==> job 9192 <==
## main
module main(
    input clk,rst,start,
    input [3:0]ip,
    output reg [59:0]ans,
    output reg finish
    );
    parameter [6:0]addr_max=100;
    reg [59:0]max,adder;
    reg [3:0]bram[addr_max-1:0];
    reg [6:0]addr,index,index_max;
    reg [3:0]state;
    always @(posedge clk)
    begin
        if(rst)
        begin
            addr<=0;ans<=0;max<=0;
            index<=0;index_max<=addr_max-12;
            state<=0;
            finish<=1;
        end
        else 
        begin
            case(state)
            0:
            begin
                addr<=0;ans<=adder;max<=0;
                index<=0;index_max<=addr_max-12;
                if(start)
                begin
                    finish<=0;
                    state<=1;
                end
                else finish<=1;
            end
            1:
            begin
                if(addr>=addr_max)
                begin
                    state<=2;
                    addr<=0;
                end
                else 
                begin
                    bram[addr]<=ip;
                    addr<=addr+1;
                end
            end
            2:
            begin
  ...
Settings: LEC_CHECK=0, CAP_MARGIN=0, CELL_PAD_IN_SITES_DETAIL_PLACEMENT=2, CORE_ASPECT_RATIO=1.62, CORE_MARGIN=7, CORE_UTILIZATION=45, CTS_CLUSTER_SIZE=87, GPL_TIMING_DRIVEN=0, HOLD_SLACK_MARGIN=-0.06, PLACE_DENSITY=0.48, SLEW_MARGIN=0, TNS_END_PERCENT=45; clock period 25.0 ns.
run.sh (not shown) runs the stock make flow with config.mk's settings and CLKGATE_MAP_FILE=.
==> job 575 (differences from job 9192) <==
ABC_AREA = 1   (was not set)
CAP_MARGIN = 40   (was 0)
CELL_PAD_IN_SITES_DETAIL_PLACEMENT = not set   (was 2)
CORE_ASPECT_RATIO = not set   (was 1.62)
CORE_MARGIN = 2   (was 7)
CORE_UTILIZATION = 72   (was 45)
CTS_CLUSTER_DIAMETER = 388   (was not set)
CTS_CLUSTER_SIZE = 16   (was 87)
GPL_TIMING_DRIVEN = not set   (was 0)
HOLD_SLACK_MARGIN = not set   (was -0.06)
PLACE_DENSITY = not set   (was 0.48)
PLACE_DENSITY_LB_ADDON = 0.06   (was not set)
SETUP_SLACK_MARGIN = -0.92   (was not set)
SLEW_MARGIN = 20   (was 0)
TNS_END_PERCENT = not set   (was 45)
==> flow/constraint.sdc (replaced) <==
create_clock -name core_clock -period 13.5 [get_ports {clk}]
set_input_delay 2.7000 -clock core_clock [delete_from_list [all_inputs] [get_ports {clk}]]
set_output_delay 2.7000 -clock core_clock [all_outputs]
set_load 0.01 [all_outputs]
==> run summary <==
Status = complete, no violations
Grt met2 use = 50.6%
Fill count = 5341
Leakage = 9.97 nW
Worst R2R End = ans[58]
Clk pwr share = 43.1%
Inverters = 164
Cells after Synth = 2007
Drt initial violations = 816
Largest net degree at the start of global routing = 101
That was job 9192.
==> run summary <==
Status = complete, but fails checks
Layout Check Fails = setup timing
Cells after Synth = 2751
Largest net degree at the start of global routing = 122
Inverters = 240
Leakage = 11.6 nW
Clk pwr share = 33.5%
Fill count = 2208
Worst R2R End = ans[59]
Final setup vio count = 19
Worst setup margin = -5330 ps
Grt met2 use = 57.4%
That was job 575.


==> run a: inputs <==
==> flow/design.v <==
`timescale 1ns / 1ps
module main(
    input clk,rst,start,
    input [3:0]ip,
    output reg [59:0]ans,
    output reg finish
    );
    parameter [6:0]addr_max=100;
    reg [59:0]max,adder;
    reg [3:0]bram[addr_max-1:0];
    reg [6:0]addr,index,index_max;
    reg [3:0]state;
    always @(posedge clk)
    begin
        if(rst)
        begin
            addr<=0;ans<=0;max<=0;
            index<=0;index_max<=addr_max-12;
            state<=0;
            finish<=1;
        end
        else 
        begin
            case(state)
            0:
            begin
                addr<=0;ans<=adder;max<=0;
                index<=0;index_max<=addr_max-12;
                if(start)
                begin
                    finish<=0;
                    state<=1;
                end
                else finish<=1;
            end
            1:
            begin
                if(addr>=addr_max)
                begin
                    state<=2;
                    addr<=0;
                end
                else 
                begin
                    bram[addr]<=ip;
                    addr<=addr+1;
                end
            end
            2:
            begin
                if(addr<=index_max) 
                begin
                    if(bram[addr]>max[3:0])
                    begin
                        index<=addr;    
                        max[3:0]<=bram[addr];
                    end
                    addr<=addr+1;
                end
                else
                begin
                    addr<=index+1;
                    if(index_max>=99)state<=0;
                    else 
                    begin
                        index_max<=index_max+1;       
                        max<=max<<4;
                    end
                end
            end
            endcase        
        end   
    end
    reg [15:0]c;
    wire [15:0]cin={c[15:1],1'b0};
    genvar i;
    generate 
        for(i=1;i<16;i=i+1)
        begin:bcd_adder
            always @(*)
            begin
                if(rst) 
                begin
                    adder[4*i-1:4*(i-1)]=0;
                    c[i]=0;
                end
                else if(cin[i-1]+max[4*i-1:4*(i-1)]+ans[4*i-1:4*(i-1)]>9)
                begin
                    adder[4*i-1:4*(i-1)]=cin[i-1]+ans[4*i-1:4*(i-1)]+max[4*i-1:4*(i-1)]-10;
                    c[i]=1;
                end
                else
                begin
                    adder[4*i-1:4*(i-1)]=cin[i-1]+ans[4*i-1:4*(i-1)]+max[4*i-1:4*(i-1)];
                    c[i]=0;
                end
            end
        end
    endgenerate
endmodule
==> flow/run.sh <==
#!/bin/bash
# the make line also repeats each setting of config.mk as NAME=value (left out here)
make -C /OpenROAD-flow-scripts/flow DESIGN_CONFIG=/design/flow/config.mk WORK_HOME=/design/flow/orfs CLKGATE_MAP_FILE= finish
==> flow/config.mk <==
export PLATFORM = sky130hd
export DESIGN_NAME = main
export DESIGN_NICKNAME = main
export VERILOG_FILES = /design/flow/design.v
export SDC_FILE = /design/flow/constraint.sdc
export NUM_CORES = 4
export LEC_CHECK = 0
export ABC_AREA = 1
export CAP_MARGIN = 5
export CORE_MARGIN = 2
export CORE_UTILIZATION = 72
export CTS_CLUSTER_DIAMETER = 388
export CTS_CLUSTER_SIZE = 16
export HOLD_SLACK_MARGIN = 0.29
export PLACE_DENSITY = 0.42
export SETUP_SLACK_MARGIN = -0.92
export SLEW_MARGIN = 20
==> flow/constraint.sdc <==
create_clock -name core_clock -period 13.5 [get_ports {clk}]
set_input_delay 2.7000 -clock core_clock [delete_from_list [all_inputs] [get_ports {clk}]]
set_output_delay 2.7000 -clock core_clock [all_outputs]
set_load 0.01 [all_outputs]
==> run b: changes against run a <==
ABC_AREA = unset   (was 1)
CAP_MARGIN = 20   (was 5)
CORE_UTILIZATION = 40   (was 72)
CTS_CLUSTER_DIAMETER = unset   (was 388)
CTS_CLUSTER_SIZE = unset   (was 16)
HOLD_SLACK_MARGIN = unset   (was 0.29)
PLACE_DENSITY = unset   (was 0.42)
SETUP_SLACK_MARGIN = unset   (was -0.92)
==> flow/constraint.sdc (replaced) <==
create_clock -name core_clock -period 24.2 [get_ports {clk}]
set_input_delay 4.8400 -clock core_clock [delete_from_list [all_inputs] [get_ports {clk}]]
set_output_delay 4.8400 -clock core_clock [all_outputs]
set_load 0.01 [all_outputs]
==> comparison table <==
item	run a	run b
Leakage power total	11.5 nW	9.74 nW
Via count of the first global-routing pass	19.6k	16.2k
Highest metal layer with signal wires	met5	met4
Layout area overhead	10.7%	14.5%
Worst slack after detailed placement	-5.60 ns	-0.178 ns
Routed length on met1	24300 um	25600 um
Die Width	197 um	259 um
Clock-cell share of area	3.61%	6.54%
Number of setup violations in the final report	19	0
Met1 usage	42.0%	23.5%
Met3 routed WL	5810 um	2790 um
Adder-cell area share of the yosys netlist	8.27%	8.50%
Post-synthesis average cell area	9.71 um^2	12.9 um^2
DIE AREA	38600 um^2	66900 um^2
GRT met3 Usage	5.72%	2.62%
Post-synthesis share of cell area spent on xor and xnor gates	2.13%	1.96%
Logic share of the area	34.9%	34.1%
Cell count after synthesis	2751	2007
Pin count of the biggest net entering global routing	128	101
Die height	197 um	259 um
P_clk	1.09 mW	0.911 mW
Run status	failed layout checks	timing/DRC/antenna clean
Reasons for failing layout checks	negative setup slack	-
Cell count after placement	3250	2860
Net count after synthesis	2908	2164
Layout clock buffer count	50	69


==> inputs of v10 <==
Starts from the design.v that is shown in full above.
clock: 14.0 ns
lec_check: 0
cap_margin: 35
cell_pad_in_sites_global_placement: 2
core_aspect_ratio: 0.62
core_margin: 2
core_utilization: 67
cts_cluster_size: 41
gpl_routability_driven: 1
gpl_timing_driven: 1
hold_slack_margin: 0.26
setup_slack_margin: 1.0
slew_margin: 5
tns_end_percent: 30
==> inputs of v22, as changes to v10 <==
CAP_MARGIN = 20   (was 35)
CELL_PAD_IN_SITES_GLOBAL_PLACEMENT = default   (was 2)
CORE_ASPECT_RATIO = default   (was 0.62)
CORE_UTILIZATION = 56   (was 67)
CTS_CLUSTER_SIZE = 14   (was 41)
GPL_ROUTABILITY_DRIVEN = default   (was 1)
GPL_TIMING_DRIVEN = default   (was 1)
HOLD_SLACK_MARGIN = default   (was 0.26)
SETUP_SLACK_MARGIN = 2.23   (was 1.0)
SLEW_MARGIN = 20   (was 5)
TNS_END_PERCENT = default   (was 30)
==> flow/constraint.sdc (replaced) <==
create_clock -name core_clock -period 18.4 [get_ports {clk}]
set_input_delay 3.6800 -clock core_clock [delete_from_list [all_inputs] [get_ports {clk}]]
set_output_delay 3.6800 -clock core_clock [all_outputs]
set_load 0.01 [all_outputs]
==> comparison <==
In v10 the die size is lower than in v22, by about 16%. In area after synthesis, v22 and v10 do not differ. v22 finished but failed the layout checks on setup timing. v10 did not get past global placement without I/O. In synthesized cell count, v22 and v10 do not differ.


==> build 23 <==
Starts from the design.v that is shown in full above.
make LEC_CHECK=0 ABC_AREA=1 CAP_MARGIN=20 CORE_MARGIN=2 CORE_UTILIZATION=68 CTS_CLUSTER_SIZE=51 SLEW_MARGIN=20 finish   # period 19.7 ns
==> build 73 (differences from build 23) <==
- ABC_AREA: 1 -> default
- CORE_UTILIZATION: 68 -> 57
- CTS_CLUSTER_SIZE: 51 -> default
==> flow/constraint.sdc (replaced) <==
create_clock -name core_clock -period 24.2 [get_ports {clk}]
set_input_delay 4.8400 -clock core_clock [delete_from_list [all_inputs] [get_ports {clk}]]
set_output_delay 4.8400 -clock core_clock [all_outputs]
set_load 0.01 [all_outputs]
==> trial 75 (differences from build 23) <==
- CAP_MARGIN: 20 -> 40
- CORE_UTILIZATION: 68 -> 72
- CTS_CLUSTER_DIAMETER: default -> 388
- CTS_CLUSTER_SIZE: 51 -> 16
- HOLD_SLACK_MARGIN: default -> 0.29
- PLACE_DENSITY: default -> 0.42
- SETUP_SLACK_MARGIN: default -> -0.92
==> flow/constraint.sdc (replaced) <==
create_clock -name core_clock -period 13.5 [get_ports {clk}]
set_input_delay 2.7000 -clock core_clock [delete_from_list [all_inputs] [get_ports {clk}]]
set_output_delay 2.7000 -clock core_clock [all_outputs]
set_load 0.01 [all_outputs]
==> qor summary <==
| item | trial 75 | build 73 | build 23 |
|---|---|---|---|
| Outcome | finished with violations | finished clean | finished with violations |
| Violated checks | negative setup slack | - | negative setup slack |
| Placed Instances | 3257 | 2602 | 3248 |
| Worst-margin pin slew | 0.872 ns | 1.11 ns | 1.14 ns |
| Mean post-synth cell area | 9.71 µm² | 12.9 µm² | 9.71 µm² |
| Well Taps | 468 | 600 | 518 |
| Via count normalized by instance count | 6.01 | 5.81 | 5.84 |
| R2R cell count | 104 | 105 | 102 |
| Setup repair after global routing missed its margin | true | - | true |
| Std-Cell Core Area | 36500 µm² | 45200 µm² | 38700 µm² |
| Data arrival time of the critical path | 19.30 ns | 23.64 ns | 20.27 ns |
| Post-Route Skew | 0.0321 ns | 0.0508 ns | 0.0271 ns |
| Final Util | 81.5% | 65.0% | 76.9% |
| Share of total power in the clock network | 33.6% | 43.6% | 41.5% |
| Switching share of power | 24.4% | 22.1% | 23.9% |
Power and IR drop assume default switching activity.
